==> design.v <==
`timescale 1ns / 1ps
module srl_oneshot(
		input clk250_i,
		input rst_i,
		input trig_i,
		output scal_o
    );
	parameter ONESHOT_LENGTH = 16;
	reg flag;
	reg [15:0] delay_line;
	always @(posedge clk250_i) begin
		if (rst_i) begin
			flag <= 0;
			delay_line <= {16{1'b0}};
		end else begin
			if (trig_i) flag <= 1;
			else if (delay_line[ONESHOT_LENGTH-1]) flag <= 0;
			delay_line <= {delay_line[14:0],trig_i};
		end
	end
	assign scal_o = flag;
endmodule
`timescale 1ns / 1ps
module srl_oneshot_with_ref(
		input clk250_i,
		input rst_i,
		input pulse_i,
		input trig_i,
		output mon_scal_o,
		output scal_o
    );
	parameter ONESHOT_LENGTH = 16;
	reg [1:0] mon_flag_reg;
	reg mon_flag;
	reg flag;
	reg [15:0] delay_line;
	reg [15:0] mon_delay_line;
	always @(posedge clk250_i) begin
		if (rst_i) begin
			mon_flag_reg <= 2'b00;
			mon_flag <= 0;
			mon_delay_line <= {16{1'b0}};
			flag <= 0;
			delay_line <= {16{1'b0}};
		end else begin
			mon_flag_reg <= {mon_flag_reg[0],flag & pulse_i};
			if (mon_flag_reg[0] && !mon_flag_reg[1]) mon_flag <= 1;
			else if (mon_delay_line[ONESHOT_LENGTH-1]) mon_flag <= 0;
			mon_delay_line <= {mon_delay_line[14:0],mon_flag_reg[0] && !mon_flag_reg[1]};
			if (trig_i) flag <= 1;
			else if (delay_line[ONESHOT_LENGTH-1]) flag <= 0;
			delay_line <= {delay_line[14:0],trig_i};
		end
	end
	assign scal_o = flag;
	assign mon_scal_o = mon_flag;
endmodule
`timescale 1ns / 1ps
module ANITA3_trigger_holdoff(
		input clk250_i,
		input rst_i,
		input trig_i,
		output holdoff_o
    );
	reg holdoff_div_2;
	reg [3:0] holdoff_counter;
	wire [4:0] holdoff_counter_plus_one = holdoff_counter + 1;
	reg trigger_holdoff;
	reg clear_holdoff;
	always @(posedge clk250_i) begin
		if (rst_i) begin
			trigger_holdoff <= 0;
			holdoff_div_2 <= 0;
			holdoff_counter <= {4{1'b0}};
			clear_holdoff <= 0;
		end else begin
			if (clear_holdoff) trigger_holdoff <= 0;
			else if (trig_i) trigger_holdoff <= 1;
			if (!trigger_holdoff) holdoff_div_2 <= 0;
			else holdoff_div_2 <= ~holdoff_div_2;
			if (!trigger_holdoff) holdoff_counter <= {4{1'b0}};
			else if (holdoff_div_2) holdoff_counter <= holdoff_counter_plus_one;
			clear_holdoff <= holdoff_counter_plus_one[4];
		end
	end
	assign holdoff_o = trigger_holdoff;
endmodule
`timescale 1ns / 1ps
module ANITA3_simple_trigger_map(
		clk250_i,
		rst_i,
		L1_i,
		mask_i,
		V_pol_phi_o,
		H_pol_phi_o
    );
	parameter NUM_SURFS = 12;
	parameter NUM_TRIG = 4;
	parameter NUM_PHI = 16;
	input clk250_i;
	input rst_i;
	input [NUM_SURFS*NUM_TRIG-1:0] L1_i;
	input [2*NUM_PHI-1:0] mask_i;
	output [NUM_PHI-1:0] V_pol_phi_o;
	output [NUM_PHI-1:0] H_pol_phi_o;
	wire [NUM_PHI-1:0] V_pol_phi_in;
	wire [NUM_PHI-1:0] H_pol_phi_in;
	wire [NUM_TRIG-1:0] SURF_L1[NUM_SURFS-1:0];
	generate
		genvar s;
		for (s=0;s<NUM_SURFS;s=s+1) begin : SL
			assign SURF_L1[s] = L1_i[4*s +: 4];
		end
	endgenerate
	wire [NUM_PHI-1:0] V_pol_mask = mask_i[0 +: NUM_PHI];
	wire [NUM_PHI-1:0] H_pol_mask = mask_i[NUM_PHI +: NUM_PHI];
	reg [NUM_PHI-1:0] V_pol_phi_reg;
	reg [NUM_PHI-1:0] H_pol_phi_reg;
	reg [NUM_PHI-1:0] V_pol_phi_pipe;
	reg [NUM_PHI-1:0] H_pol_phi_pipe;
	assign V_pol_phi_in[0] = SURF_L1[2][0];
	assign V_pol_phi_in[4] = SURF_L1[2][1];
	assign H_pol_phi_in[0] = SURF_L1[2][2];
	assign H_pol_phi_in[4] = SURF_L1[2][3];
	assign V_pol_phi_in[2] = SURF_L1[3][0];
	assign V_pol_phi_in[6] = SURF_L1[3][1];
	assign H_pol_phi_in[2] = SURF_L1[3][2];
	assign H_pol_phi_in[6] = SURF_L1[3][3];
	assign V_pol_phi_in[1] = SURF_L1[4][0];
	assign V_pol_phi_in[5] = SURF_L1[4][1];
	assign H_pol_phi_in[1] = SURF_L1[4][2];
	assign H_pol_phi_in[5] = SURF_L1[4][3];
	assign V_pol_phi_in[3] = SURF_L1[5][0];
	assign V_pol_phi_in[7] = SURF_L1[5][1];
	assign H_pol_phi_in[3] = SURF_L1[5][2];
	assign H_pol_phi_in[7] = SURF_L1[5][3];
	assign V_pol_phi_in[15] = SURF_L1[6][0];
	assign V_pol_phi_in[11] = SURF_L1[6][1];
	assign H_pol_phi_in[15] = SURF_L1[6][2];
	assign H_pol_phi_in[11] = SURF_L1[6][3];
	assign V_pol_phi_in[13] = SURF_L1[7][0];
	assign V_pol_phi_in[9] = SURF_L1[7][1];
	assign H_pol_phi_in[13] = SURF_L1[7][2];
	assign H_pol_phi_in[9] = SURF_L1[7][3];
	assign V_pol_phi_in[14] = SURF_L1[8][0];
	assign V_pol_phi_in[10] = SURF_L1[8][1];
	assign H_pol_phi_in[14] = SURF_L1[8][2];
	assign H_pol_phi_in[10] = SURF_L1[8][3];
	assign V_pol_phi_in[12] = SURF_L1[9][0];
	assign V_pol_phi_in[8] = SURF_L1[9][1];
	assign H_pol_phi_in[12] = SURF_L1[9][2];
	assign H_pol_phi_in[8] = SURF_L1[9][3];
	generate
		genvar j;
		for (j=0;j<NUM_PHI;j=j+1) begin : PHI
			always @(posedge clk250_i) begin : IFF
				if (rst_i) V_pol_phi_reg[j] <= 0;
				else if (V_pol_mask[j]) V_pol_phi_reg[j] <= 0;
				else V_pol_phi_reg[j] <= V_pol_phi_in[j];
				if (rst_i) H_pol_phi_reg[j] <= 0;
				else if (H_pol_mask[j]) H_pol_phi_reg[j] <= 0;
				else H_pol_phi_reg[j] <= H_pol_phi_in[j];
			end
		end
	endgenerate
	always @(posedge clk250_i) begin
		if (rst_i) begin
			V_pol_phi_pipe <= {NUM_PHI{1'b0}};
			H_pol_phi_pipe <= {NUM_PHI{1'b0}};
		end else begin
			V_pol_phi_pipe <= V_pol_phi_reg;
			H_pol_phi_pipe <= H_pol_phi_reg;
		end
	end
	assign V_pol_phi_o = V_pol_phi_pipe;
	assign H_pol_phi_o = H_pol_phi_pipe;
endmodule
`timescale 1ns / 1ps
module ANITA3_simple_trigger( clk250_i,
										rst_i,
										L1_i,
										trig_o,
										scal_o,
										scal_L1_o,
										disable_i,
										refpulse_i,
										mon_scal_o,
										ant_mask_i,
										phi_mask_i,
										phi_o,
										count_o
										);
   parameter NUM_SURFS = 12;
   parameter NUM_TRIG = 4;
   parameter NUM_HOLD = 4;   
	parameter NUM_PHI = 16;
   input clk250_i;
	input rst_i;
   input [NUM_SURFS*NUM_TRIG-1:0] L1_i;
	input [2*NUM_PHI-1:0] ant_mask_i;
	input [2*NUM_PHI-1:0] phi_mask_i;
   output 			  trig_o;
	output [2*NUM_PHI-1:0] phi_o;
	output [2*NUM_PHI-1:0] scal_o;
	output [2*NUM_PHI-1:0] scal_L1_o;
	input refpulse_i;
	output [2*NUM_PHI-1:0] mon_scal_o;
	output [7:0] count_o;
	input disable_i;
	wire [NUM_PHI-1:0] V_pol_phi;
	wire [NUM_PHI-1:0] H_pol_phi;
	ANITA3_simple_trigger_map u_map(.clk250_i(clk250_i),
											  .rst_i(rst_i),
											  .mask_i(ant_mask_i),
											  .L1_i(L1_i),
											  .V_pol_phi_o(V_pol_phi),
											  .H_pol_phi_o(H_pol_phi));
	reg [NUM_PHI-1:0] V_pol_trig;
	reg [NUM_PHI-1:0] H_pol_trig;
	reg [NUM_PHI-1:0] V_pol_phi_del;
	reg [NUM_PHI-1:0] H_pol_phi_del;
	reg [NUM_PHI-1:0] V_pol_hold;
	reg [NUM_PHI-1:0] H_pol_hold;
	reg [NUM_PHI-1:0] V_pol_pat;
	reg [NUM_PHI-1:0] H_pol_pat;	
	reg H_rf_trigger;
	reg V_rf_trigger;
	reg rf_trigger;
	reg [1:0] raw_rf_trigger;
	wire trigger_holdoff;
	reg [7:0] raw_rf_count;
	reg rf_count_flag;
	reg [7:0] rf_count;	
	reg trig_disable;
	generate
		genvar i;
		for (i=0;i<NUM_PHI;i=i+1) begin : RF_TRIG
			srl_oneshot l1v_scaler(.clk250_i(clk250_i),.rst_i(rst_i),.trig_i(V_pol_phi[i]), 
													.scal_o(scal_L1_o[i]));
			srl_oneshot l1h_scaler(.clk250_i(clk250_i),.rst_i(rst_i),.trig_i(H_pol_phi[i]), 
													.scal_o(scal_L1_o[NUM_PHI+i]));
			srl_oneshot_with_ref v_scaler(.clk250_i(clk250_i),.rst_i(rst_i),.trig_i(V_pol_trig[i]),.pulse_i(refpulse_i), 
													.scal_o(scal_o[i]), .mon_scal_o(mon_scal_o[i]));
			srl_oneshot_with_ref h_scaler(.clk250_i(clk250_i),.rst_i(rst_i),.trig_i(H_pol_trig[i]),.pulse_i(refpulse_i), 
													.scal_o(scal_o[NUM_PHI+i]), .mon_scal_o(mon_scal_o[NUM_PHI+i]));
			always @(posedge clk250_i) begin
				if (rst_i) begin
					V_pol_trig[i] <= 1'b0;
					H_pol_trig[i] <= 1'b0;
				end else begin
				V_pol_trig[i] <= ((V_pol_phi[i]) && (V_pol_phi[(i+1)%NUM_PHI])) && !phi_mask_i[i];  
				H_pol_trig[i] <= ((H_pol_phi[i]) && (H_pol_phi[(i+1)%NUM_PHI])) && !phi_mask_i[NUM_PHI+i];	
				end
				end
		end
	endgenerate
	always @(posedge clk250_i) begin
		if (rst_i) begin
			trig_disable <= 0;
			V_pol_phi_del <= {NUM_PHI{1'b0}};
			H_pol_phi_del <= {NUM_PHI{1'b0}};
			H_pol_hold <= {NUM_PHI{1'b0}};
			V_pol_hold <= {NUM_PHI{1'b0}};
			H_pol_pat <= {NUM_PHI{1'b0}};
			V_pol_pat <= {NUM_PHI{1'b0}};
			H_rf_trigger <= 0;
			V_rf_trigger <= 0;
			rf_trigger <= 0;
			raw_rf_trigger <= {2{1'b0}};
			rf_count_flag <= 0;
			raw_rf_count <= {8{1'b0}};
			rf_count <= {8{1'b0}};
		end else begin
		trig_disable <= disable_i;
		V_pol_phi_del <= V_pol_phi;
		H_pol_phi_del <= H_pol_phi;
		H_pol_hold <= H_pol_phi_del;
		V_pol_hold <= V_pol_phi_del;
		if ((H_rf_trigger || V_rf_trigger) && !trigger_holdoff) H_pol_pat <= H_pol_hold;
		if ((H_rf_trigger || V_rf_trigger) && !trigger_holdoff) V_pol_pat <= V_pol_hold;		
		H_rf_trigger <= |H_pol_trig;
		V_rf_trigger <= |V_pol_trig;
		rf_trigger <= (H_rf_trigger | V_rf_trigger) && !trigger_holdoff && !trig_disable;
		raw_rf_trigger <= {raw_rf_trigger[0],(H_rf_trigger | V_rf_trigger)};
		rf_count_flag <= (raw_rf_trigger[0] && !raw_rf_trigger[1]);
		if (rf_count_flag) raw_rf_count <= raw_rf_count + 1;
		if (rf_count_flag && trigger_holdoff) rf_count <= raw_rf_count;
			end
	end
	ANITA3_trigger_holdoff u_rf_holdoff(.clk250_i(clk250_i),
													.rst_i(rst_i),
													.trig_i(V_rf_trigger | H_rf_trigger),
													.holdoff_o(trigger_holdoff));
	assign trig_o = rf_trigger;
	assign phi_o = {H_pol_pat,V_pol_pat};
	assign count_o = rf_count;
endmodule
==> run.sh <==
#!/bin/bash
# the make line also repeats each setting of config.mk as NAME=value (left out here)
make -C /OpenROAD-flow-scripts/flow DESIGN_CONFIG=/design/flow/config.mk WORK_HOME=/design/flow/orfs CLKGATE_MAP_FILE= finish
==> config.mk <==
export PLATFORM = sky130hd
export DESIGN_NAME = ANITA3_simple_trigger
export DESIGN_NICKNAME = ANITA3_simple_trigger
export VERILOG_FILES = /design/flow/design.v
export SDC_FILE = /design/flow/constraint.sdc
export NUM_CORES = 4
export LEC_CHECK = 0
export CAP_MARGIN = 20
export CORE_ASPECT_RATIO = 0.72
export CORE_MARGIN = 3
export CORE_UTILIZATION = 70
export CTS_CLUSTER_DIAMETER = 348
export GPL_ROUTABILITY_DRIVEN = 0
export GPL_TIMING_DRIVEN = 0
export MAX_ROUTING_LAYER = met4
export SLEW_MARGIN = 20
export TNS_END_PERCENT = 45
==> constraint.sdc <==
create_clock -name core_clock -period 4.0 [get_ports {clk250_i}]
set_input_delay 0.8000 -clock core_clock [delete_from_list [all_inputs] [get_ports {clk250_i}]]
set_output_delay 0.8000 -clock core_clock [all_outputs]
set_load 0.01 [all_outputs]
==> impl_metrics.ini, run 1 <==
; physical design summary
[worst_hold_path]
whs_path_depth = 1
hp-start = u_rf_holdoff.clear_holdoff
hold_path.class = flip-flop to flip-flop
hold_end = u_rf_holdoff.trigger_holdoff

[synthesis]
top_cell_area_share = 0.708
synthArstFlopShare = 0
synth_flops = 1854
syn_inst = 4322
syn-cell-area_um2 = 52400
synthAoiAreaFrac = 0.0143
ff_type = dfxtp_1
mux_share = 0.000382
ys_sh_xor = 0.00117
topCombFamilyByArea = simple AND/OR/NAND/NOR gates
synth_area_leader_cell = dfxtp_1
synth-edff-count = 0
simple_gate_share = 0.239
yosysChipArea_um2 = 52400
adder_share = 0.000477
syn_nets = 4440
area_leaders = dfxtp_1, nor2b_1, and2b_1
ys_top_cells_by_count = dfxtp_1, nor2b_1, and2b_1
synth.most_common_cell = dfxtp_1
ys_cells = 4322
syn_avg_cell_area_um2 = 12.1
synthDistinctLibCells = 31
synth.yosys.seq_area_share = 0.708
synth_warnings = 5

[clock_network]
cts_buffers = 152
clock_path_buffers = 3
cts_setup_buffers = 0
cts_sinks = 1854
ctsHoldBuffers = 0
insertion_delay_ns = 0.73
clkTransAtPathRegs_ns = 0.07
h-tree-depth = 4
cts-resized-gates = 0
cts_tree = yes
clockRootBuffer = clkbuf_16

[routing]
drt_pass1_iterations = 5
drt-total-wl_mm = 100
ant_nets = 1
drc = 0
drt_iter0_markers = 1354
vias = 27800
avgViaCountPerCell = 4.77
wire_per_inst_um = 17.2

[sta]
slew_headroom = 0.253
setup_ws_ns = 1.40
fin_skew_ns = 0.0139
worst-slew-pin-transition_ns = 1.12
finalSetupViolCount = 0
fin_crit_ns = 2.60
tns_ns = 0
max_freq_ghz = 0.385
grt_setup_unrepaired = no
slew_violations = 0
fin_crit_sh = 0.649
holdWs_ns = 0.388
hold_violations = 0

[setup_path]
required_ns = 3.20
cp_num_buf_inv = 2
endpoint = mon_scal_o[15]
crit_arrival_ns = 1.80
r2r_slack_ns = 2.22
r2r_cells = 4
worstSetupStartpoint = RF_TRIG[15].v_scaler.mon_flag
crit_family = buffers and inverters
end_kind = output port
path_max_fanout = 2
critPathSlowestCell = clkdlybuf4s50_1
slowest_delay_ns = 0.54
cp-start-kind = flip-flop
timing.rr.start = V_rf_trigger
path_depth = 2
cp_cell_sequence = buf_4 -> clkdlybuf4s50_1
r2r_end = H_pol_pat[11]
path_class = flip-flop to output port

[floorplanning]
pin_count = 253
die_w_um = 329
core_um2 = 73600
rows = 84
fp-utilization = 0.713
die-area_um2 = 78300
die_height_um = 238

[power]
power_leader = registers
combinationalPowerShare = 0.020
power_switching_share = 0.200
clkPwrFrac = 0.442
irDropWorstVdd_mv = 0.415
leakagePower_nw = 26.0
net-switching-power_w = 0.00687
pg_comb_w = 0.000700
intPower_w = 0.0276
power.sequential.total_w = 0.0185
p_seq_frac = 0.538
p_clk_w = 0.0152
power_density_nw_per_um2 = 562

[outcome]
status = complete, but fails checks
check.faults = antenna rules

[global_routing]
grt_first_pass_wirelength_mm = 155
grt_max_degree = 18
grt_pass1_vias = 27600
track_usage = 0.267
antenna_found_initial = 4
gr-total-overflow = 0

[layout]
final_core_util = 0.833
finalNetCount = 4831
areaGrowthSynthToFinish_pct = 16.9

[placement]
preCtsSetupSlack_ns = 0.782
port-buffer-count = 236
hpwl_mm = 64.2

[run]
warnings = 44
cap_violations = 0
-- cell type report --
class / instances / area (um2)
Clock inverter: 52 / 617
Sequential cell: 1854 / 37100
Antenna cell: 7 / 17.5
Timing Repair Buffer: 237 / 2370
Multi-Input combinational cell: 2102 / 13400
Clock buffer: 221 / 4580
Fill cell: 4093 / 12300
Tap cell: 989 / 1240
Buffer: 301 / 1690
Inverter: 65 / 244
-- per-layer routing --
layer | wire length [um] | track usage
met2 | 45700 | 0.412
met1 | 47600 | 0.365
met4 | 2120 | 0.0800
met5 | 0 | -
met3 | 4660 | 0.0480
-- metrics by stage --
step           std cells  instance area (um2)  power, W
5_1_grt             5821                61300    0.0355
3_3_place_gp        5547                56000    0.0196
6_report            5828                61300    0.0344
3_5_place_dp        5548                56000    0.0196
2_1_floorplan       4322                52400    0.0193
4_1_cts             5821                61200    0.0346
==> run 2, diff against run 1 <==
Settings changed: CORE_ASPECT_RATIO 0.72 to default, CORE_MARGIN 3 to 2, CTS_CLUSTER_DIAMETER 348 to default, CTS_CLUSTER_SIZE from default to 14, GPL_ROUTABILITY_DRIVEN 0 to default, GPL_TIMING_DRIVEN 0 to default, MAX_ROUTING_LAYER met4 to default, TNS_END_PERCENT 45 to default.
Clock period 4.0 ns to 2.56 ns, I/O delays scaled along.
==> impl_metrics.ini, run 2 <==
; physical design summary
[clock_network]
cts_setup_buffers = 0
ctsHoldBuffers = 0
h-tree-depth = 4
insertion_delay_ns = 0.73
cts_sinks = 1854
clock_path_buffers = 3
clkTransAtPathRegs_ns = 0.06
cts_buffers = 165
cts-resized-gates = 0
clockRootBuffer = clkbuf_16
cts_tree = yes

[power]
net-switching-power_w = 0.0107
intPower_w = 0.0426
power.sequential.total_w = 0.0290
combinationalPowerShare = 0.016
p_seq_frac = 0.543
power_density_nw_per_um2 = 886
power_leader = registers
power.total_w = 0.0534
pg_comb_w = 0.000859
p_clk_w = 0.0235
clkPwrFrac = 0.441
power_switching_share = 0.201
irDropWorstVdd_mv = 0.808
leakagePower_nw = 25.4

[synthesis]
topCombFamilyByArea = simple AND/OR/NAND/NOR gates
syn_avg_cell_area_um2 = 12.1
synthDistinctLibCells = 31
ff_type = dfxtp_1
yosysChipArea_um2 = 52400
area_leaders = dfxtp_1, nor2b_1, and2b_1
ys_sh_xor = 0.00117
simple_gate_share = 0.239
adder_share = 0.000477
synth_warnings = 5
top_cell_area_share = 0.708
synth_flops = 1854
syn_inst = 4322
synth.yosys.seq_area_share = 0.708
synth-edff-count = 0
syn_nets = 4440
ys_top_cells_by_count = dfxtp_1, nor2b_1, and2b_1
synthArstFlopShare = 0
ys_cells = 4322
syn-cell-area_um2 = 52400
synth_area_leader_cell = dfxtp_1
synth.most_common_cell = dfxtp_1
synthAoiAreaFrac = 0.0143
mux_share = 0.000382

[routing]
drc = 0
drt-total-wl_mm = 78.6
wire_per_inst_um = 14.1
drt_pass1_iterations = 5
avgViaCountPerCell = 4.65
drt_iter0_markers = 1138
vias = 25900
ant_nets = 0

[floorplanning]
fp-utilization = 0.705
die_w_um = 278
core_um2 = 74300
die-area_um2 = 77100
rows = 100
pin_count = 253
die_height_um = 278

[setup_path]
r2r_end = V_pol_pat[8]
cp-start-kind = flip-flop
path_depth = 1
r2r_cells = 4
path_max_fanout = 3
crit_family = buffers and inverters
required_ns = 2.05
crit_arrival_ns = 1.80
cp_num_buf_inv = 1
timing.rr.start = u_rf_holdoff.trigger_holdoff
critPathSlowestCell = clkdlybuf4s50_1
endpoint = scal_o[4]
slowest_delay_ns = 0.60
cp_cell_sequence = clkdlybuf4s50_1
end_kind = output port
path_class = flip-flop to output port
r2r_slack_ns = 0.90
worstSetupStartpoint = RF_TRIG[4].v_scaler.flag

[placement]
hpwl_mm = 46.4
port-buffer-count = 236
gp_congestion = 0.745
preCtsSetupSlack_ns = 0.628

[run]
cap_violations = 0
warnings = 54

[layout]
areaGrowthSynthToFinish_pct = 14.9
finalNetCount = 4594

[sta]
slew_violations = 0
finalSetupViolCount = 0
tns_ns = 0
setup_ws_ns = 0.252
fin_crit_sh = 0.902
worst-slew-pin-transition_ns = 0.875
fin_crit_ns = 2.31
max_freq_ghz = 0.433
slew_headroom = 0.411
fin_skew_ns = 0.0147
hold_violations = 0
grt_setup_unrepaired = no

[worst_hold_path]
whs_path_depth = 2
hp-start = rst_i
hold_path.class = primary input to flip-flop
hold_end = H_pol_phi_del[1]

[outcome]
status = finished clean

[global_routing]
gr-total-overflow = 0
antenna_found_initial = 6
track_usage = 0.208
grt_pass1_vias = 25200
grt_first_pass_wirelength_mm = 129
grt_max_degree = 106
==> run 2: routing by layer <==
| metal | vias up | track usage | part of all wire |
|---|---|---|---|
| met5 | - | 0 | 0.00031 |
| met4 | 4 | 0.0656 | 0.018 |
| met3 | 125 | 0.0511 | 0.048 |
| met2 | 360 | 0.320 | 0.44 |
| met1 | 12000 | 0.290 | 0.49 |
| li1 | 13400 | - | - |
==> run 2: final cells by class <==
cell class / count / area, um2
multi-input combinational: 2102 / 13400
clock inverter: 43 / 428
fill: 4436 / 14100
antenna: 4 / 10.0
timing repair buffer: 288 / 2980
tap: 969 / 1210
clock buffer: 250 / 4840
inverter: 65 / 244
sequential: 1854 / 37100
==> run 2: through the flow <==
stage | std cells | cell area (um2) | hold slack, ns | utilization
5_1_grt | 5571 | 60200 | 0.178 | 0.810
2_1_floorplan | 4322 | 52400 | 0.365 | -
3_5_place_dp | 5278 | 54900 | 0.382 | 0.739
3_3_place_gp | 5278 | 54900 | 0.366 | 0.739
4_1_cts | 5571 | 60200 | 0.158 | 0.810
6_report | 5575 | 60200 | 0.192 | 0.810
==> run 3, diff against run 2 <==
Settings changed: ABC_AREA from default to 1, CELL_PAD_IN_SITES_GLOBAL_PLACEMENT from default to 3, CORE_MARGIN 2 to 7, CORE_UTILIZATION 70 to 31, CTS_CLUSTER_SIZE 14 to 42, GPL_ROUTABILITY_DRIVEN from default to 1.
Clock period 2.56 ns to 4.0 ns, I/O delays scaled along.
==> impl_metrics.ini, run 3 <==
; physical design summary
[sta]
fin_crit_ns = 2.68
grt_setup_unrepaired = no
worst-slew-pin-transition_ns = 1.05
fin_crit_sh = 0.670
hold_violations = 0
slew_headroom = 0.303
tns_ns = 0
slew_violations = 0
setup_ws_ns = 1.32
finalSetupViolCount = 0
max_freq_ghz = 0.373
fin_skew_ns = 0.0226
holdWs_ns = 0.377

[power]
clkPwrFrac = 0.487
power.sequential.total_w = 0.0185
p_seq_frac = 0.497
irDropWorstVdd_mv = 0.355
combinationalPowerShare = 0.016
leakagePower_nw = 24.0
power_density_nw_per_um2 = 583
power_switching_share = 0.206
p_clk_w = 0.0182
pg_comb_w = 0.000588
net-switching-power_w = 0.00767
power.total_w = 0.0373
intPower_w = 0.0296
power_leader = registers

[layout]
n_fill_cell = 18000
finalNetCount = 6147
logic_area_um2 = 8560
final-seq-area_um2 = 37100
areaGrowthSynthToFinish_pct = 17.7
stdcell_count = 8522

[synthesis]
ys_top_cells_by_count = dfxtp_1, nor2_1, inv_1
syn_avg_cell_area_um2 = 9.24
synth_flops = 1854
yosysChipArea_um2 = 54300
synth-edff-count = 0
ys_cells = 5881
mux_share = 0
synthAoiAreaFrac = 0.0184
top_cell_area_share = 0.683
synth_warnings = 5
syn_inst = 5881
synth.yosys.seq_area_share = 0.683
synthArstFlopShare = 0
synth.most_common_cell = dfxtp_1
area_leaders = dfxtp_1, nor2_1, inv_1
ff_type = dfxtp_1
ys_sh_xor = 0.000161
adder_share = 0.000461
synthDistinctLibCells = 25
syn_nets = 5999
topCombFamilyByArea = buffers and inverters
syn-cell-area_um2 = 54300
synth_area_leader_cell = dfxtp_1
simple_gate_share = 0.139

[setup_path]
critPathSlowestCell = clkdlybuf4s50_1
r2r_slack_ns = 2.10
crit_arrival_ns = 1.88
r2r_end = V_pol_pat[14]
required_ns = 3.20
path_depth = 1
crit_family = buffers and inverters
cp_num_buf_inv = 1
slowest_delay_ns = 0.74
worstSetupStartpoint = RF_TRIG[7].v_scaler.flag
path_max_fanout = 2
end_kind = output port
cp-start-kind = flip-flop
timing.rr.start = V_rf_trigger
r2r_cells = 5
cp_cell_sequence = clkdlybuf4s50_1
path_class = flip-flop to output port
endpoint = scal_o[7]

[global_routing]
grt_max_degree = 202
grt_first_pass_wirelength_mm = 164
antenna_found_initial = 6
grt_pass1_vias = 29800
gr-total-overflow = 0
track_usage = 0.109

[clock_network]
clockRootBuffer = clkbuf_16
clock_path_buffers = 3
cts_sinks = 1854
insertion_delay_ns = 0.80
cts_tree = yes
ctsHoldBuffers = 0
cts_buffers = 201
clkTransAtPathRegs_ns = 0.06
h-tree-depth = 4
cts-resized-gates = 0
cts_setup_buffers = 0

[placement]
hpwl_mm = 58.8
gp_congestion = 0.675
preCtsSetupSlack_ns = 1.01
dp.cells = 8151
port-buffer-count = 236

[routing]
drt-total-wl_mm = 101
ant_nets = 0
avgViaCountPerCell = 3.65
drt_pass1_iterations = 4
vias = 31100
drt_iter0_markers = 1338
drc = 0
wire_per_inst_um = 11.9

[floorplanning]
die_w_um = 433
die_height_um = 433
die-area_um2 = 187000
rows = 153
fp-utilization = 0.312
core_um2 = 174000
pin_count = 253

[worst_hold_path]
hold_end = u_rf_holdoff.trigger_holdoff
hp-start = u_rf_holdoff.clear_holdoff
whs_path_depth = 1
hold_path.class = flip-flop to flip-flop

[run]
warnings = 69
cap_violations = 0

[outcome]
status = finished clean
[run 3: routing by layer]
| metal | GRT usage | share of wire | up-vias |
|---|---|---|---|
| li1 | - | - | 16600 |
| met1 | 0.141 | 0.47 | 14000 |
| met2 | 0.178 | 0.45 | 326 |
| met3 | 0.0281 | 0.044 | 190 |
| met4 | 0.0374 | 0.026 | 0 |
| met5 | 0 | 0 | - |
[run 3: cell type report]
class                           instances  share of cell area
Sequential cell                      1854               0.580
Multi-Input combinational cell       2084               0.134
Clock buffer                          332              0.0973
Inverter                             1633              0.0959
Tap cell                             2325              0.0455
Timing Repair Buffer                  255              0.0412
Clock inverter                         37             0.00589
Antenna cell                            2           0.0000783
[run 3: metrics by stage]
step	instance area [um2]	util
finish	64000	0.368
global placement	57400	0.330
detailed placement	57400	0.330
CTS	64000	0.368
global route	64000	0.368
floorplan	54300	-
==> run 4, diff against run 3 <==
Settings changed: ABC_AREA 1 to default, CAP_MARGIN 20 to 35, CELL_PAD_IN_SITES_GLOBAL_PLACEMENT 3 to default, CORE_MARGIN 7 to 8, CORE_UTILIZATION 31 to 63, CTS_CLUSTER_SIZE 42 to 16, GPL_ROUTABILITY_DRIVEN 1 to default, MAX_ROUTING_LAYER from default to met5, PLACE_DENSITY from default to 0.6, SLEW_MARGIN 20 to 10.
Clock period 4.0 ns to 3.69 ns, I/O delays scaled along.
==> impl_metrics.ini, run 4 <==
; physical design summary
[sta]
tns_ns = 0
max_freq_ghz = 0.397
setup_ws_ns = 1.17
fin_crit_sh = 0.682
slew_headroom = 0.379
grt_setup_unrepaired = no
finalSetupViolCount = 0
fin_crit_ns = 2.52
worst-slew-pin-transition_ns = 0.922
fin_skew_ns = 0.0205
hold_violations = 0
slew_violations = 0

[routing]
drc = 0
drt_pass1_iterations = 5
ant_nets = 0
wire_per_inst_um = 13.9
drt_iter0_markers = 1262
vias = 25700
avgViaCountPerCell = 4.54
drt-total-wl_mm = 78.5

[power]
combinationalPowerShare = 0.015
net-switching-power_w = 0.00749
irDropWorstVdd_mv = 0.513
p_seq_frac = 0.529
clkPwrFrac = 0.457
pg_comb_w = 0.000559
p_clk_w = 0.0174
intPower_w = 0.0305
power_leader = registers
power.sequential.total_w = 0.0201
power_density_nw_per_um2 = 629
power.total_w = 0.0380
power_switching_share = 0.197
leakagePower_nw = 25.5

[placement]
preCtsSetupSlack_ns = 1.15
hpwl_mm = 46.1
port-buffer-count = 236
gp_congestion = 0.758
dp.cells = 5351

[clock_network]
clock_path_buffers = 3
h-tree-depth = 4
insertion_delay_ns = 0.72
cts_buffers = 169
clockRootBuffer = clkbuf_16
cts_tree = yes
ctsHoldBuffers = 0
clkTransAtPathRegs_ns = 0.06
cts_sinks = 1854
cts-resized-gates = 0
cts_setup_buffers = 0

[setup_path]
endpoint = scal_o[15]
cp_cell_sequence = clkdlybuf4s50_1
critPathSlowestCell = clkdlybuf4s50_1
path_depth = 1
timing.rr.start = u_rf_holdoff.trigger_holdoff
r2r_slack_ns = 1.73
path_class = flip-flop to output port
crit_arrival_ns = 1.78
cp-start-kind = flip-flop
end_kind = output port
required_ns = 2.95
r2r_cells = 4
slowest_delay_ns = 0.66
r2r_end = H_pol_pat[2]
worstSetupStartpoint = RF_TRIG[15].v_scaler.flag
crit_family = buffers and inverters
path_max_fanout = 3
cp_num_buf_inv = 1

[worst_hold_path]
hold_end = u_rf_holdoff.trigger_holdoff
hp-start = u_rf_holdoff.clear_holdoff
hold_path.class = flip-flop to flip-flop
whs_path_depth = 1

[synthesis]
ys_sh_xor = 0.00117
area_leaders = dfxtp_1, nor2b_1, and2b_1
synth.yosys.seq_area_share = 0.708
yosysChipArea_um2 = 52400
mux_share = 0.000382
ys_cells = 4322
synth-edff-count = 0
synthAoiAreaFrac = 0.0143
synth_flops = 1854
synthArstFlopShare = 0
syn_inst = 4322
syn_nets = 4440
ff_type = dfxtp_1
ys_top_cells_by_count = dfxtp_1, nor2b_1, and2b_1
top_cell_area_share = 0.708
synth.most_common_cell = dfxtp_1
synthDistinctLibCells = 31
synth_area_leader_cell = dfxtp_1
syn_avg_cell_area_um2 = 12.1
simple_gate_share = 0.239
syn-cell-area_um2 = 52400
topCombFamilyByArea = simple AND/OR/NAND/NOR gates
adder_share = 0.000477
synth_warnings = 5

[global_routing]
grt_pass1_vias = 24500
antenna_found_initial = 12
gr-total-overflow = 0
grt_max_degree = 228
grt_first_pass_wirelength_mm = 128
track_usage = 0.168

[floorplanning]
core_um2 = 82200
pin_count = 253
die_height_um = 304
die-area_um2 = 92700
fp-utilization = 0.637
rows = 105
die_w_um = 304

[run]
warnings = 66
cap_violations = 0

[layout]
stdcell_count = 5660
finalNetCount = 4570
areaGrowthSynthToFinish_pct = 15.4

[outcome]
status = finished clean
-- run 4: layout make-up --
| cell class | count | area, um2 |
|---|---|---|
| clock inverter | 47 | 604 |
| clock buffer | 259 | 5110 |
| tap | 1070 | 1340 |
| fill | 5740 | 21800 |
| antenna | 3 | 7.51 |
| multi-input combinational | 2102 | 13400 |
| inverter | 65 | 244 |
| sequential | 1854 | 37100 |
| timing repair buffer | 260 | 2660 |
-- run 4: through the flow --
step	hold WS [ns]	utilization	area, um2
after floorplan	0.365	-	52400
after global placement	0.370	0.666	54700
after detailed placement	0.371	0.666	54800
after CTS	0.384	0.735	60500
after global routing	0.386	0.735	60500
final	0.378	0.735	60500
-- run 4: layer usage --
layer | global-route usage | vias to the layer above | wire length [um]
li1 | - | 13400 | -
met1 | 0.241 | 11800 | 39700
met2 | 0.249 | 399 | 32800
met3 | 0.0485 | 131 | 4520
met4 | 0.0465 | 6 | 1380
met5 | 0 | - | 36
==> run 5, diff against run 4 <==
Settings changed: ABC_AREA from default to 0, CAP_MARGIN 35 to 20, CELL_PAD_IN_SITES_GLOBAL_PLACEMENT from default to 3, CORE_ASPECT_RATIO from default to 1.18, CORE_MARGIN 8 to 7, CORE_UTILIZATION 63 to 68, CTS_CLUSTER_SIZE 16 to 42, GPL_ROUTABILITY_DRIVEN from default to 1, MAX_ROUTING_LAYER met5 to default, MIN_ROUTING_LAYER from default to met2, PLACE_DENSITY 0.6 to default, SLEW_MARGIN 10 to 5, TNS_END_PERCENT from default to 95.
Clock period 3.69 ns to 4.0 ns, I/O delays scaled along.
==> impl_metrics.ini, run 5 <==
; yosys + openroad results
[floorplanning]
core_um2 = 76200
die_height_um = 316
die-area_um2 = 85100
rows = 110
fp-utilization = 0.688
die_w_um = 270

[synthesis]
synth_area_leader_cell = dfxtp_1
synthArstFlopShare = 0
mux_share = 0.000382
synth.most_common_cell = dfxtp_1
ys_top_cells_by_count = dfxtp_1, nor2b_1, and2b_1
synthDistinctLibCells = 31
syn_inst = 4322
synth-edff-count = 0
area_leaders = dfxtp_1, nor2b_1, and2b_1
adder_share = 0.000477
ys_cells = 4322
yosysChipArea_um2 = 52400
syn-cell-area_um2 = 52400
ff_type = dfxtp_1
synth.yosys.seq_area_share = 0.708
syn_nets = 4440
synthAoiAreaFrac = 0.0143
synth_warnings = 5
top_cell_area_share = 0.708
topCombFamilyByArea = simple AND/OR/NAND/NOR gates
synth_flops = 1854
simple_gate_share = 0.239
syn_avg_cell_area_um2 = 12.1
ys_sh_xor = 0.00117

[outcome]
firstError = [ERROR GPL-0301] Utilization 122.339 % exceeds 100%.
status = aborted with a tool error
haltStage = global placement without I/O
==> run 6, diff against run 5 <==
Settings changed: ABC_AREA 0 to 1, CELL_PAD_IN_SITES_GLOBAL_PLACEMENT 3 to default, CORE_ASPECT_RATIO 1.18 to default, CORE_MARGIN 7 to 2, CORE_UTILIZATION 68 to 70, CTS_CLUSTER_DIAMETER from default to 345, CTS_CLUSTER_SIZE 42 to 14, GPL_ROUTABILITY_DRIVEN 1 to default, MIN_ROUTING_LAYER met2 to default, SLEW_MARGIN 5 to 20, TNS_END_PERCENT 95 to default.
Clock period 4.0 ns to 1.69 ns, I/O delays scaled along.
==> impl_metrics.ini, run 6 <==
; physical design summary
[sta]
grt_setup_unrepaired = no
tns_ns = 0
slew_headroom = 0.659
hold_violations = 0
worst-slew-pin-transition_ns = 0.507
finalSetupViolCount = 0
fin_crit_sh = 0.967
fin_skew_ns = 0.0203
slew_violations = 0
max_freq_ghz = 0.612
fin_crit_ns = 1.63

[synthesis]
yosysChipArea_um2 = 54300
mux_share = 0
synth.most_common_cell = dfxtp_1
ys_top_cells_by_count = dfxtp_1, nor2_1, inv_1
synth_warnings = 5
area_leaders = dfxtp_1, nor2_1, inv_1
top_cell_area_share = 0.683
synth-edff-count = 0
synth_area_leader_cell = dfxtp_1
ys_sh_xor = 0.000161
ys_cells = 5881
simple_gate_share = 0.139
ff_type = dfxtp_1
syn_avg_cell_area_um2 = 9.24
syn_nets = 5999
synth.yosys.seq_area_share = 0.683
synthAoiAreaFrac = 0.0184
syn-cell-area_um2 = 54300
topCombFamilyByArea = buffers and inverters
synth_flops = 1854
adder_share = 0.000461
synthArstFlopShare = 0
synthDistinctLibCells = 25
syn_inst = 5881

[setup_path]
crit_family = flip-flops
path_depth = 1
cp-start-kind = flip-flop
r2r_slack_ns = 0.26
required_ns = 1.35
path_class = flip-flop to output port
r2r_cells = 5
end_kind = output port
slowest_delay_ns = 0.33
critPathSlowestCell = dfxtp_1
cp_num_buf_inv = 1
worstSetupStartpoint = RF_TRIG[13].v_scaler.flag
crit_arrival_ns = 1.30
endpoint = scal_o[13]
cp_cell_sequence = clkdlybuf4s15_1
timing.rr.start = V_rf_trigger
path_max_fanout = 2
r2r_end = V_pol_pat[12]

[run]
cap_violations = 0
warnings = 47

[outcome]
status = finished clean

[power]
intPower_w = 0.0602
irDropWorstVdd_mv = 1.11
leakagePower_nw = 23.2
net-switching-power_w = 0.0150
pg_comb_w = 0.00146
power_leader = registers
p_seq_frac = 0.584
power.sequential.total_w = 0.0439
clkPwrFrac = 0.397
power_switching_share = 0.199
p_clk_w = 0.0298
power_density_nw_per_um2 = 1250
combinationalPowerShare = 0.019

[global_routing]
grt_max_degree = 112
antenna_found_initial = 4
grt_pass1_vias = 29800
track_usage = 0.216
grt_first_pass_wirelength_mm = 139
gr-total-overflow = 0

[routing]
drt_iter0_markers = 1439
wire_per_inst_um = 11.9
drt_pass1_iterations = 6
num_antenna_cells = 0
drt-total-wl_mm = 84.3
vias = 31200
avgViaCountPerCell = 4.41
ant_nets = 0
drc = 0

[worst_hold_path]
hold_end = u_map.H_pol_phi_reg[0]
hold_path.class = primary input to flip-flop
whs_path_depth = 3
hp-start = L1_i[10]

[floorplanning]
die-area_um2 = 79800
die_w_um = 283
rows = 102
die_height_um = 283
core_um2 = 77100
pin_count = 253
fp-utilization = 0.705

[clock_network]
insertion_delay_ns = 0.71
h-tree-depth = 4
cts_sinks = 1854
clkTransAtPathRegs_ns = 0.06
clock_path_buffers = 3
cts_buffers = 150
cts_tree = yes
clockRootBuffer = clkbuf_16

[layout]
logic_area_um2 = 8560
final-seq-area_um2 = 37200
areaGrowthSynthToFinish_pct = 10.7
n_fill_cell = 5409
finalNetCount = 6158
final_core_util = 0.780

[placement]
port-buffer-count = 236
hpwl_mm = 52.8
gp_congestion = 0.757
-- run 6: what timing repair did --
| action | in CTS | in global routing |
|---|---|---|
| endpoints found under the hold margin | 6 | 0 |
| buffers inserted | 1 | 0 |
| gates resized | 396 | 63 |
| setup endpoints to repair | 137 | 61 |
| hold buffers | 1 | 0 |
-- run 6: routing by layer --
layer  global-route usage  part of all wire
met1                0.283              0.47
met2                0.361              0.46
met3               0.0476             0.045
met4               0.0638             0.020
met5                    0           0.00026
-- run 6: layout make-up --
type | count | share of cell area
Tap cell | 1040 | 0.0216
Clock buffer | 151 | 0.0629
Inverter | 1633 | 0.102
Multi-Input combinational cell | 2084 | 0.142
Sequential cell | 1854 | 0.618
Clock inverter | 11 | 0.00235
Timing Repair Buffer | 317 | 0.0506
-- run 6: per-stage QoR --
stage | worst slack [ns] | power (W) | cells | hold WS (ns) | cell area (um2)
3_3_place_gp | 0.168 | 0.0463 | 6926 | 0.371 | 56400
2_1_floorplan | 0.628 | 0.0459 | 5881 | 0.365 | 54300
4_1_cts | 0.000107 | 0.0759 | 7090 | 0.114 | 60300
6_report | 0.0556 | 0.0752 | 7090 | 0.160 | 60100
3_5_place_dp | 0.151 | 0.0463 | 6926 | 0.377 | 56400
5_1_grt | 0.000505 | 0.0777 | 7090 | 0.137 | 60100
==> run 7, diff against run 6 <==
Settings changed: ABC_AREA 1 to default, CAP_MARGIN 20 to 10, CELL_PAD_IN_SITES_DETAIL_PLACEMENT from default to 1, CELL_PAD_IN_SITES_GLOBAL_PLACEMENT from default to 2, CORE_ASPECT_RATIO from default to 1.99, CORE_MARGIN 2 to 8, CTS_CLUSTER_DIAMETER 345 to default, CTS_CLUSTER_SIZE 14 to 16, GPL_ROUTABILITY_DRIVEN from default to 0, GPL_TIMING_DRIVEN from default to 0, HOLD_SLACK_MARGIN from default to 0.1, MAX_ROUTING_LAYER from default to met5, MIN_ROUTING_LAYER from default to met2, PLACE_DENSITY_LB_ADDON from default to 0.12, SETUP_SLACK_MARGIN from default to 0.91, SLEW_MARGIN 20 to 10, TNS_END_PERCENT from default to 25.
Clock period 1.69 ns to 4.75 ns, I/O delays scaled along.
==> impl_metrics.ini, run 7 <==
; yosys + openroad results
[floorplanning]
die_height_um = 402
fp-utilization = 0.706
rows = 141
die_w_um = 210
die-area_um2 = 84400
core_um2 = 74300

[synthesis]
synthDistinctLibCells = 31
synth-edff-count = 0
topCombFamilyByArea = simple AND/OR/NAND/NOR gates
syn_avg_cell_area_um2 = 12.1
top_cell_area_share = 0.708
ys_sh_xor = 0.00117
ys_cells = 4322
ys_top_cells_by_count = dfxtp_1, nor2b_1, and2b_1
yosysChipArea_um2 = 52400
adder_share = 0.000477
synth_flops = 1854
syn-cell-area_um2 = 52400
mux_share = 0.000382
synth.yosys.seq_area_share = 0.708
synth.most_common_cell = dfxtp_1
area_leaders = dfxtp_1, nor2b_1, and2b_1
synth_warnings = 5
synthAoiAreaFrac = 0.0143
synthArstFlopShare = 0
synth_area_leader_cell = dfxtp_1
ff_type = dfxtp_1
syn_nets = 4440
simple_gate_share = 0.239
syn_inst = 4322

[outcome]
firstError = [ERROR FLW-0024] Place density exceeds 1.0 (current PLACE_DENSITY_LB_ADDON =  0.12). Please check if the value of  PLACE_DENSITY_LB_ADDON is between 0 and 0.99.
status = aborted with a tool error
haltStage = global placement without I/O
==> run 8, diff against run 7 <==
Settings changed: CAP_MARGIN 10 to 0, CELL_PAD_IN_SITES_DETAIL_PLACEMENT 1 to default, CELL_PAD_IN_SITES_GLOBAL_PLACEMENT 2 to default, CORE_ASPECT_RATIO 1.99 to default, CORE_MARGIN 8 to 2, CORE_UTILIZATION 70 to 72, CTS_CLUSTER_DIAMETER from default to 43, CTS_CLUSTER_SIZE 16 to 31, GPL_ROUTABILITY_DRIVEN 0 to default, GPL_TIMING_DRIVEN 0 to default, HOLD_SLACK_MARGIN 0.1 to default, MAX_ROUTING_LAYER met5 to default, MIN_ROUTING_LAYER met2 to default, PLACE_DENSITY from default to 0.42, PLACE_DENSITY_LB_ADDON 0.12 to default, SETUP_SLACK_MARGIN 0.91 to 0.19, SLEW_MARGIN 10 to 20, TNS_END_PERCENT 25 to default.
Clock period 4.75 ns to 1.49 ns, I/O delays scaled along.
==> impl_metrics.ini, run 8 <==
; physical design summary
[worst_hold_path]
hold_path.class = primary input to flip-flop
hold_end = V_pol_phi_del[1]
hp-start = rst_i
whs_path_depth = 3

[routing]
drc = 0
drt_iter0_markers = 1300
ant_nets = 0
avgViaCountPerCell = 4.76
wire_per_inst_um = 15.5
drt-total-wl_mm = 87.5
drt_pass1_iterations = 5
vias = 26900

[sta]
grt_setup_unrepaired = yes
worst-slew-pin-transition_ns = 0.546
slew_violations = 0
fin_crit_sh = 1.01
tns_ns = -0.0640
finalSetupViolCount = 9
slew_headroom = 0.635
hold_violations = 0
max_freq_ghz = 0.661
setup_ws_ns = -0.0219
fin_crit_ns = 1.51
fin_skew_ns = 0.0336

[setup_path]
path_class = flip-flop to output port
r2r_slack_ns = 0.26
endpoint = phi_o[15]
cp-start-kind = flip-flop
crit_family = flip-flops
cp_cell_sequence = buf_6
critPathSlowestCell = dfxtp_4
crit_arrival_ns = 1.21
timing.rr.start = raw_rf_count[0]
slowest_delay_ns = 0.39
end_kind = output port
path_max_fanout = 2
worstSetupStartpoint = V_pol_pat[15]
cp_num_buf_inv = 1
required_ns = 1.19
r2r_end = raw_rf_count[6]
path_depth = 1
r2r_cells = 4

[synthesis]
synthAoiAreaFrac = 0.0143
synth_area_leader_cell = dfxtp_1
simple_gate_share = 0.239
syn-cell-area_um2 = 52400
yosysChipArea_um2 = 52400
syn_avg_cell_area_um2 = 12.1
top_cell_area_share = 0.708
ys_cells = 4322
ys_sh_xor = 0.00117
ys_top_cells_by_count = dfxtp_1, nor2b_1, and2b_1
synth.most_common_cell = dfxtp_1
adder_share = 0.000477
topCombFamilyByArea = simple AND/OR/NAND/NOR gates
syn_inst = 4322
area_leaders = dfxtp_1, nor2b_1, and2b_1
syn_nets = 4440
synthDistinctLibCells = 31
ff_type = dfxtp_1
synthArstFlopShare = 0
synth.yosys.seq_area_share = 0.708
synth_flops = 1854
mux_share = 0.000382
synth-edff-count = 0
synth_warnings = 5

[placement]
dp.cells = 5334
port-buffer-count = 236
gp_congestion = 0.749
hpwl_mm = 50.7

[global_routing]
grt_pass1_vias = 27500
gr-total-overflow = 0
track_usage = 0.237
grt_first_pass_wirelength_mm = 140
grt_max_degree = 67
antenna_found_initial = 5

[run]
warnings = 47
cap_violations = 0

[power]
irDropWorstVdd_mv = 1.57
power_density_nw_per_um2 = 1490
power_leader = registers
leakagePower_nw = 26.5
p_clk_w = 0.0402
net-switching-power_w = 0.0192
intPower_w = 0.0724
p_seq_frac = 0.542
pg_comb_w = 0.00170
combinationalPowerShare = 0.019
clkPwrFrac = 0.439
power.sequential.total_w = 0.0497
power_switching_share = 0.210

[floorplanning]
die_height_um = 274
fp-utilization = 0.731
die_w_um = 274
core_um2 = 71700
die-area_um2 = 75000
pin_count = 253
rows = 98

[clock_network]
cts_sinks = 1854
cts_buffers = 144
clockRootBuffer = clkbuf_16
insertion_delay_ns = 0.73
clkTransAtPathRegs_ns = 0.07
cts_tree = yes
clock_path_buffers = 3
h-tree-depth = 4

[layout]
stdcell_count = 5648
finalNetCount = 4701
areaGrowthSynthToFinish_pct = 17.5

[outcome]
status = complete, but fails checks
check.faults = setup timing
## run 8: per-layer routing
metal  part of all wire  vias up  global-route usage
met5            0.00047        -                   0
li1                   -    13600                   -
met4              0.023        6              0.0765
met3              0.045      155              0.0514
met1               0.46    12700               0.311
met2               0.47      395               0.394
## run 8: timing repair
action	in CTS	in global routing
pin swaps	0	1
hold endpoints to repair	7	0
setup endpoints to repair	138	141
hold buffers	1	0
resized	860	13
buffers inserted	35	17
## run 8: layout make-up
type | instances | area (um2)
Sequential cell | 1854 | 37300
Clock buffer | 164 | 3820
Multi-Input combinational cell | 2102 | 13400
Clock inverter | 96 | 1260
Tap cell | 950 | 1190
Inverter | 65 | 244
Antenna cell | 1 | 2.50
Fill cell | 3568 | 10200
Timing Repair Buffer | 416 | 4310
## run 8: through the flow
step | util | total power [W] | setup slack (ns) | hold WS (ns) | area [um2]
6_report | 0.858 | 0.0916 | -0.0219 | 0.118 | 61600
5_1_grt | 0.858 | 0.0944 | -0.0651 | 0.0972 | 61600
4_1_cts | 0.856 | 0.0923 | -0.0660 | 0.0733 | 61400
3_5_place_dp | 0.776 | 0.0525 | -0.0291 | 0.379 | 55700
3_3_place_gp | 0.776 | 0.0525 | 0.00471 | 0.370 | 55700
2_1_floorplan | - | 0.0518 | 0.331 | 0.365 | 52400
==> run 9, diff against run 8 <==
Settings changed: CORE_ASPECT_RATIO from default to 0.95, CTS_CLUSTER_DIAMETER 43 to 354, CTS_CLUSTER_SIZE 31 to 37, MAX_ROUTING_LAYER from default to met5, PLACE_DENSITY 0.42 to default, PLACE_DENSITY_LB_ADDON from default to 0.0, SETUP_SLACK_MARGIN 0.19 to 0.13, SLEW_MARGIN 20 to 40.
Clock period 1.49 ns to 1.5 ns, I/O delays scaled along.
==> impl_metrics.ini, run 9 <==
; physical design summary
[setup_path]
timing.rr.start = raw_rf_count[0]
critPathSlowestCell = dfxtp_4
cp_num_buf_inv = 1
crit_family = flip-flops
r2r_end = raw_rf_count[6]
crit_arrival_ns = 1.19
cp-start-kind = flip-flop
worstSetupStartpoint = V_pol_pat[15]
end_kind = output port
endpoint = phi_o[15]
path_max_fanout = 2
required_ns = 1.20
r2r_slack_ns = 0.19
cp_cell_sequence = buf_6
path_class = flip-flop to output port
slowest_delay_ns = 0.41
path_depth = 1
r2r_cells = 4

[floorplanning]
rows = 96
pin_count = 253
die_height_um = 267
core_um2 = 72200
die_w_um = 281
die-area_um2 = 75000
fp-utilization = 0.726

[sta]
fin_crit_ns = 1.49
slew_violations = 0
hold_violations = 0
grt_setup_unrepaired = yes
finalSetupViolCount = 0
holdWs_ns = 0.154
fin_skew_ns = 0.0446
slew_headroom = 0.670
tns_ns = 0
worst-slew-pin-transition_ns = 0.495
max_freq_ghz = 0.670
fin_crit_sh = 0.996

[power]
p_clk_w = 0.0201
power.sequential.total_w = 0.0494
combinationalPowerShare = 0.022
clkPwrFrac = 0.283
power.total_w = 0.0711
pg_comb_w = 0.00159
net-switching-power_w = 0.0141
intPower_w = 0.0570
p_seq_frac = 0.695
power_leader = registers
power_switching_share = 0.198
leakagePower_nw = 24.5
power_density_nw_per_um2 = 1240
irDropWorstVdd_mv = 1.20

[worst_hold_path]
hold_path.class = primary input to flip-flop
hp-start = ant_mask_i[17]
hold_end = u_map.H_pol_phi_reg[1]
whs_path_depth = 2

[synthesis]
area_leaders = dfxtp_1, nor2b_1, and2b_1
syn_inst = 4322
synth_flops = 1854
ys_cells = 4322
mux_share = 0.000382
synth-edff-count = 0
synth.yosys.seq_area_share = 0.708
synthArstFlopShare = 0
syn_avg_cell_area_um2 = 12.1
ff_type = dfxtp_1
syn-cell-area_um2 = 52400
synth_warnings = 5
simple_gate_share = 0.239
ys_sh_xor = 0.00117
ys_top_cells_by_count = dfxtp_1, nor2b_1, and2b_1
top_cell_area_share = 0.708
synth.most_common_cell = dfxtp_1
syn_nets = 4440
topCombFamilyByArea = simple AND/OR/NAND/NOR gates
adder_share = 0.000477
synthDistinctLibCells = 31
yosysChipArea_um2 = 52400
synth_area_leader_cell = dfxtp_1
synthAoiAreaFrac = 0.0143

[clock_network]
cts_sinks = 1854
cts_buffers = 56
insertion_delay_ns = 0.66
h-tree-depth = 2
clockRootBuffer = clkbuf_16
clock_path_buffers = 3
clkTransAtPathRegs_ns = 0.13
cts_tree = yes

[run]
warnings = 48
cap_violations = 0

[placement]
place_area_um2 = 55400
gp_congestion = 0.750
hpwl_mm = 49.1
port-buffer-count = 236
dp.cells = 5330

[routing]
wire_per_inst_um = 14.3
drt_iter0_markers = 1127
ant_nets = 0
drc = 0
vias = 25400
drt-total-wl_mm = 78.0
drt_pass1_iterations = 5
avgViaCountPerCell = 4.67

[layout]
areaGrowthSynthToFinish_pct = 9.87
design_area_um2 = 57600
finalNetCount = 4572
stdcell_count = 5439

[global_routing]
grt_pass1_vias = 24000
antenna_found_initial = 9
track_usage = 0.208
grt_first_pass_wirelength_mm = 124
grt_max_degree = 113
gr-total-overflow = 0

[outcome]
status = finished clean
==> run 9: final cells by class <==
class                           count  area, um2
Antenna cell                        5       12.5
Clock buffer                       57       1430
Clock inverter                      1       30.0
Fill cell                        4439      14600
Inverter                           65        244
Multi-Input combinational cell   2102      13400
Sequential cell                  1854      37300
Tap cell                          980       1230
Timing Repair Buffer              375       3950
==> run 9: metal layers <==
metal  GRT usage  share of wire  vias up
met5           0        0.00090        -
met4      0.0419          0.015       10
met3      0.0397          0.045       84
met2       0.332           0.45      272
met1       0.298           0.49    11800
li1            -              -    13200
==> run 9: timing repair <==
action                                  CTS  global route
setup buffers                            34            11
hold endpoints to repair                  1             0
endpoints found under the setup margin  138           196
gates resized                           875             4
hold buffers                              1             0
==> run 9: through the flow <==
step	util	worst slack [ns]
floorplan	-	0.341
global placement	0.767	0.0609
detailed placement	0.767	0.0308
CTS	0.796	-0.0268
global route	0.798	-0.0402
finish	0.798	0.00637
==> run 10, diff against run 9 <==
Settings changed: ABC_AREA from default to 0, CAP_MARGIN 0 to 40, CORE_ASPECT_RATIO 0.95 to 0.6, CORE_UTILIZATION 72 to 47, CTS_CLUSTER_DIAMETER 354 to 184, CTS_CLUSTER_SIZE 37 to default, GPL_TIMING_DRIVEN from default to 1, HOLD_SLACK_MARGIN from default to -0.02, PLACE_DENSITY_LB_ADDON 0.0 to 0.01, SETUP_SLACK_MARGIN 0.13 to default, SLEW_MARGIN 40 to 15.
Clock period 1.5 ns to 2.61 ns, I/O delays scaled along.
==> impl_metrics.ini, run 10 <==
; physical design summary
[setup_path]
crit_arrival_ns = 1.79
end_kind = output port
r2r_end = V_pol_pat[12]
slowest_delay_ns = 0.59
path_depth = 1
cp-start-kind = flip-flop
path_class = flip-flop to output port
r2r_slack_ns = 1.12
worstSetupStartpoint = RF_TRIG[15].h_scaler.flag
endpoint = scal_o[31]
crit_family = buffers and inverters
cp_cell_sequence = clkdlybuf4s50_1
required_ns = 2.09
path_max_fanout = 3
critPathSlowestCell = clkdlybuf4s50_1
cp_num_buf_inv = 1
r2r_cells = 4
timing.rr.start = V_rf_trigger

[power]
power.sequential.total_w = 0.0284
irDropWorstVdd_mv = 0.446
power_switching_share = 0.197
p_seq_frac = 0.530
clkPwrFrac = 0.455
net-switching-power_w = 0.0106
power_leader = registers
power_density_nw_per_um2 = 879
combinationalPowerShare = 0.015
p_clk_w = 0.0244
intPower_w = 0.0430
leakagePower_nw = 25.5
pg_comb_w = 0.000825

[placement]
gp_congestion = 0.682
hpwl_mm = 45.2
dp.cells = 5785
port-buffer-count = 236

[routing]
top_layer = met5
vias = 25200
met1Wirelength_mm = 42.3
dr_wl_met2_mm = 32.1
avgViaCountPerCell = 4.15
drt_pass1_iterations = 4
ant_nets = 0
drc = 0
wire_per_inst_um = 13.0
drt_iter0_markers = 1198
drt-total-wl_mm = 79.3
wl_met3_mm = 3.06

[global_routing]
gr-total-overflow = 0
track_usage = 0.139
grt_max_degree = 204
grt_first_pass_wirelength_mm = 128
antenna_found_initial = 10
grt_pass1_vias = 23600

[synthesis]
synth-edff-count = 0
ys_cells = 4322
area_leaders = dfxtp_1, nor2b_1, and2b_1
ff_type = dfxtp_1
synth_flops = 1854
syn_nets = 4440
ys_sh_xor = 0.00117
synthArstFlopShare = 0
top_cell_area_share = 0.708
synth.yosys.seq_area_share = 0.708
mux_share = 0.000382
syn-cell-area_um2 = 52400
ys_top_cells_by_count = dfxtp_1, nor2b_1, and2b_1
synth_warnings = 5
synthDistinctLibCells = 31
syn_avg_cell_area_um2 = 12.1
simple_gate_share = 0.239
synthAoiAreaFrac = 0.0143
syn_inst = 4322
synth.most_common_cell = dfxtp_1
topCombFamilyByArea = simple AND/OR/NAND/NOR gates
adder_share = 0.000477
yosysChipArea_um2 = 52400
synth_area_leader_cell = dfxtp_1

[worst_hold_path]
whs_path_depth = 2
hold_path.class = primary input to flip-flop
hold_end = RF_TRIG[0].v_scaler.mon_flag
hp-start = rst_i

[sta]
holdWs_ns = 0.165
max_freq_ghz = 0.432
worst-slew-pin-transition_ns = 0.758
grt_setup_unrepaired = no
slew_violations = 0
fin_crit_ns = 2.31
finalSetupViolCount = 0
slew_headroom = 0.494
fin_skew_ns = 0.0202
hold_violations = 0
fin_crit_sh = 0.887
tns_ns = 0

[floorplanning]
die_height_um = 263
core_um2 = 110000
die_w_um = 435
fp-utilization = 0.476
rows = 94
die-area_um2 = 114000
pin_count = 253

[clock_network]
ctsHoldBuffers = 0
cts_tree = yes
cts_setup_buffers = 0
insertion_delay_ns = 0.75
cts_buffers = 160
h-tree-depth = 4
clock_path_buffers = 3
clkTransAtPathRegs_ns = 0.06
clockRootBuffer = clkbuf_16
cts_sinks = 1854
cts-resized-gates = 0

[run]
cap_violations = 0
warnings = 64

[outcome]
status = finished clean

[layout]
finalNetCount = 4577
logic_area_um2 = 13400
areaGrowthSynthToFinish_pct = 16.3
stdcell_count = 6077
n_fill_cell = 9359
final-seq-area_um2 = 37100
## run 10: per-stage QoR
stage          setup slack (ns)  total power (W)  utilization  cell area, um2
2_1_floorplan              1.29           0.0296            -           52400
3_3_place_gp              0.510           0.0299        0.504           55500
3_5_place_dp              0.516           0.0299        0.504           55500
4_1_cts                   0.162           0.0544        0.554           61000
5_1_grt                   0.175           0.0556        0.554           61000
6_report                  0.296           0.0536        0.554           61000
## run 10: layout make-up
type | count | area share
Clock inverter | 50 | 0.0102
Tap cell | 1488 | 0.0305
Inverter | 65 | 0.00400
Antenna cell | 8 | 0.000328
Multi-Input combinational cell | 2102 | 0.220
Timing Repair Buffer | 276 | 0.0466
Clock buffer | 234 | 0.0798
Sequential cell | 1854 | 0.609
## run 10: routing by layer
metal	up-vias	global-route usage
met4	2	0.0530
li1	13400	-
met5	-	0
met3	142	0.0311
met2	267	0.196
met1	11400	0.207
==> run 11, diff against run 10 <==
Settings changed: ABC_AREA 0 to 1, CAP_MARGIN 40 to 20, CORE_ASPECT_RATIO 0.6 to default, CORE_UTILIZATION 47 to 72, CTS_CLUSTER_DIAMETER 184 to default, CTS_CLUSTER_SIZE from default to 10, GPL_TIMING_DRIVEN 1 to default, HOLD_SLACK_MARGIN -0.02 to default, MAX_ROUTING_LAYER met5 to default, PLACE_DENSITY from default to 0.36, PLACE_DENSITY_LB_ADDON 0.01 to default, SETUP_SLACK_MARGIN from default to 0.55, SLEW_MARGIN 15 to 20, TNS_END_PERCENT from default to 5.
Clock period 2.61 ns to 1.9 ns, I/O delays scaled along.
==> impl_metrics.ini, run 11 <==
; physical design summary
[sta]
fin_crit_ns = 1.62
grt_setup_unrepaired = yes
fin_skew_ns = 0.0136
slew_violations = 0
fin_crit_sh = 0.850
worst-slew-pin-transition_ns = 0.596
finalSetupViolCount = 0
max_freq_ghz = 0.619
tns_ns = 0
slew_headroom = 0.603
hold_violations = 0

[synthesis]
ys_cells = 5881
area_leaders = dfxtp_1, nor2_1, inv_1
synth.most_common_cell = dfxtp_1
syn_nets = 5999
synth-edff-count = 0
mux_share = 0
synth_warnings = 5
yosysChipArea_um2 = 54300
syn_inst = 5881
ys_sh_xor = 0.000161
synth_flops = 1854
ff_type = dfxtp_1
synth.yosys.seq_area_share = 0.683
synthAoiAreaFrac = 0.0184
synthArstFlopShare = 0
adder_share = 0.000461
ys_top_cells_by_count = dfxtp_1, nor2_1, inv_1
topCombFamilyByArea = buffers and inverters
syn_avg_cell_area_um2 = 9.24
syn-cell-area_um2 = 54300
synth_area_leader_cell = dfxtp_1
synthDistinctLibCells = 25
top_cell_area_share = 0.683
simple_gate_share = 0.139

[run]
cap_violations = 0
warnings = 55

[setup_path]
crit_arrival_ns = 1.24
r2r_slack_ns = 0.45
r2r_end = V_pol_pat[9]
path_class = flip-flop to output port
required_ns = 1.52
cp-start-kind = flip-flop
worstSetupStartpoint = RF_TRIG[14].v_scaler.mon_flag
path_depth = 1
r2r_cells = 5
crit_family = flip-flops
slowest_delay_ns = 0.34
path_max_fanout = 2
cp_cell_sequence = buf_2
endpoint = mon_scal_o[14]
end_kind = output port
cp_num_buf_inv = 1
critPathSlowestCell = dfxtp_1
timing.rr.start = H_rf_trigger

[floorplanning]
core_um2 = 74600
die-area_um2 = 77700
fp-utilization = 0.728
die_height_um = 279
pin_count = 253
die_w_um = 279
rows = 100

[layout]
final_core_util = 0.824
areaGrowthSynthToFinish_pct = 13.1
stdcell_count = 7067
logic_area_um2 = 8560
final-seq-area_um2 = 37200
finalNetCount = 6201
n_fill_cell = 4601

[power]
leakagePower_nw = 24.1
irDropWorstVdd_mv = 0.924
intPower_w = 0.0585
combinationalPowerShare = 0.017
p_seq_frac = 0.534
p_clk_w = 0.0328
power_density_nw_per_um2 = 1190
power_leader = registers
pg_comb_w = 0.00128
clkPwrFrac = 0.448
net-switching-power_w = 0.0147
power.sequential.total_w = 0.0391
power_switching_share = 0.200

[global_routing]
antenna_found_initial = 2
grt_pass1_vias = 31500
track_usage = 0.232
gr-total-overflow = 0
grt_max_degree = 116
grt_first_pass_wirelength_mm = 146

[clock_network]
insertion_delay_ns = 0.75
cts_sinks = 1854
clkTransAtPathRegs_ns = 0.05
clockRootBuffer = clkbuf_16
h-tree-depth = 4
cts_buffers = 203
clock_path_buffers = 3
cts_tree = yes

[placement]
dp.cells = 6839
gp_congestion = 0.756
port-buffer-count = 236
hpwl_mm = 51.5

[routing]
wire_per_inst_um = 12.3
drc = 0
num_antenna_cells = 0
vias = 31700
avgViaCountPerCell = 4.48
drt_iter0_markers = 1498
drt_pass1_iterations = 6
ant_nets = 0
drt-total-wl_mm = 87.1

[worst_hold_path]
hp-start = rst_i
hold_path.class = primary input to flip-flop
whs_path_depth = 3
hold_end = RF_TRIG[3].l1h_scaler.delay_line[2]

[outcome]
status = finished clean
run 11: through the flow:
stage | total power (W) | instance area, um2 | worst slack, ns | hold slack (ns)
5_1_grt | 0.0756 | 61400 | 0.248 | 0.0862
6_report | 0.0732 | 61400 | 0.285 | 0.101
3_5_place_dp | 0.0412 | 56200 | 0.279 | 0.372
3_3_place_gp | 0.0412 | 56200 | 0.300 | 0.371
2_1_floorplan | 0.0408 | 54300 | 0.796 | 0.365
4_1_cts | 0.0738 | 61200 | 0.241 | 0.0659
run 11: final cells by class:
class | count | share of cell area
Sequential cell | 1854 | 0.606
Multi-Input combinational cell | 2084 | 0.139
Inverter | 1633 | 0.0998
Clock buffer | 206 | 0.0836
Timing Repair Buffer | 307 | 0.0462
Tap cell | 969 | 0.0197
Clock inverter | 14 | 0.00499
run 11: layer usage:
metal	up-vias	wire (um)	global-route usage
met4	2	2000	0.0837
met5	-	13	0
met3	149	3400	0.0443
met1	14500	39000	0.291
met2	453	42700	0.399
li1	16600	-	-
run 11: repair_timing:
action                                  CTS  global route
hold buffers                              1             0
buffers inserted                          4             3
resized                                 635            78
hold endpoints to repair                  5             0
endpoints found under the setup margin  164           170
Power is estimated from default activity; no workload was simulated.
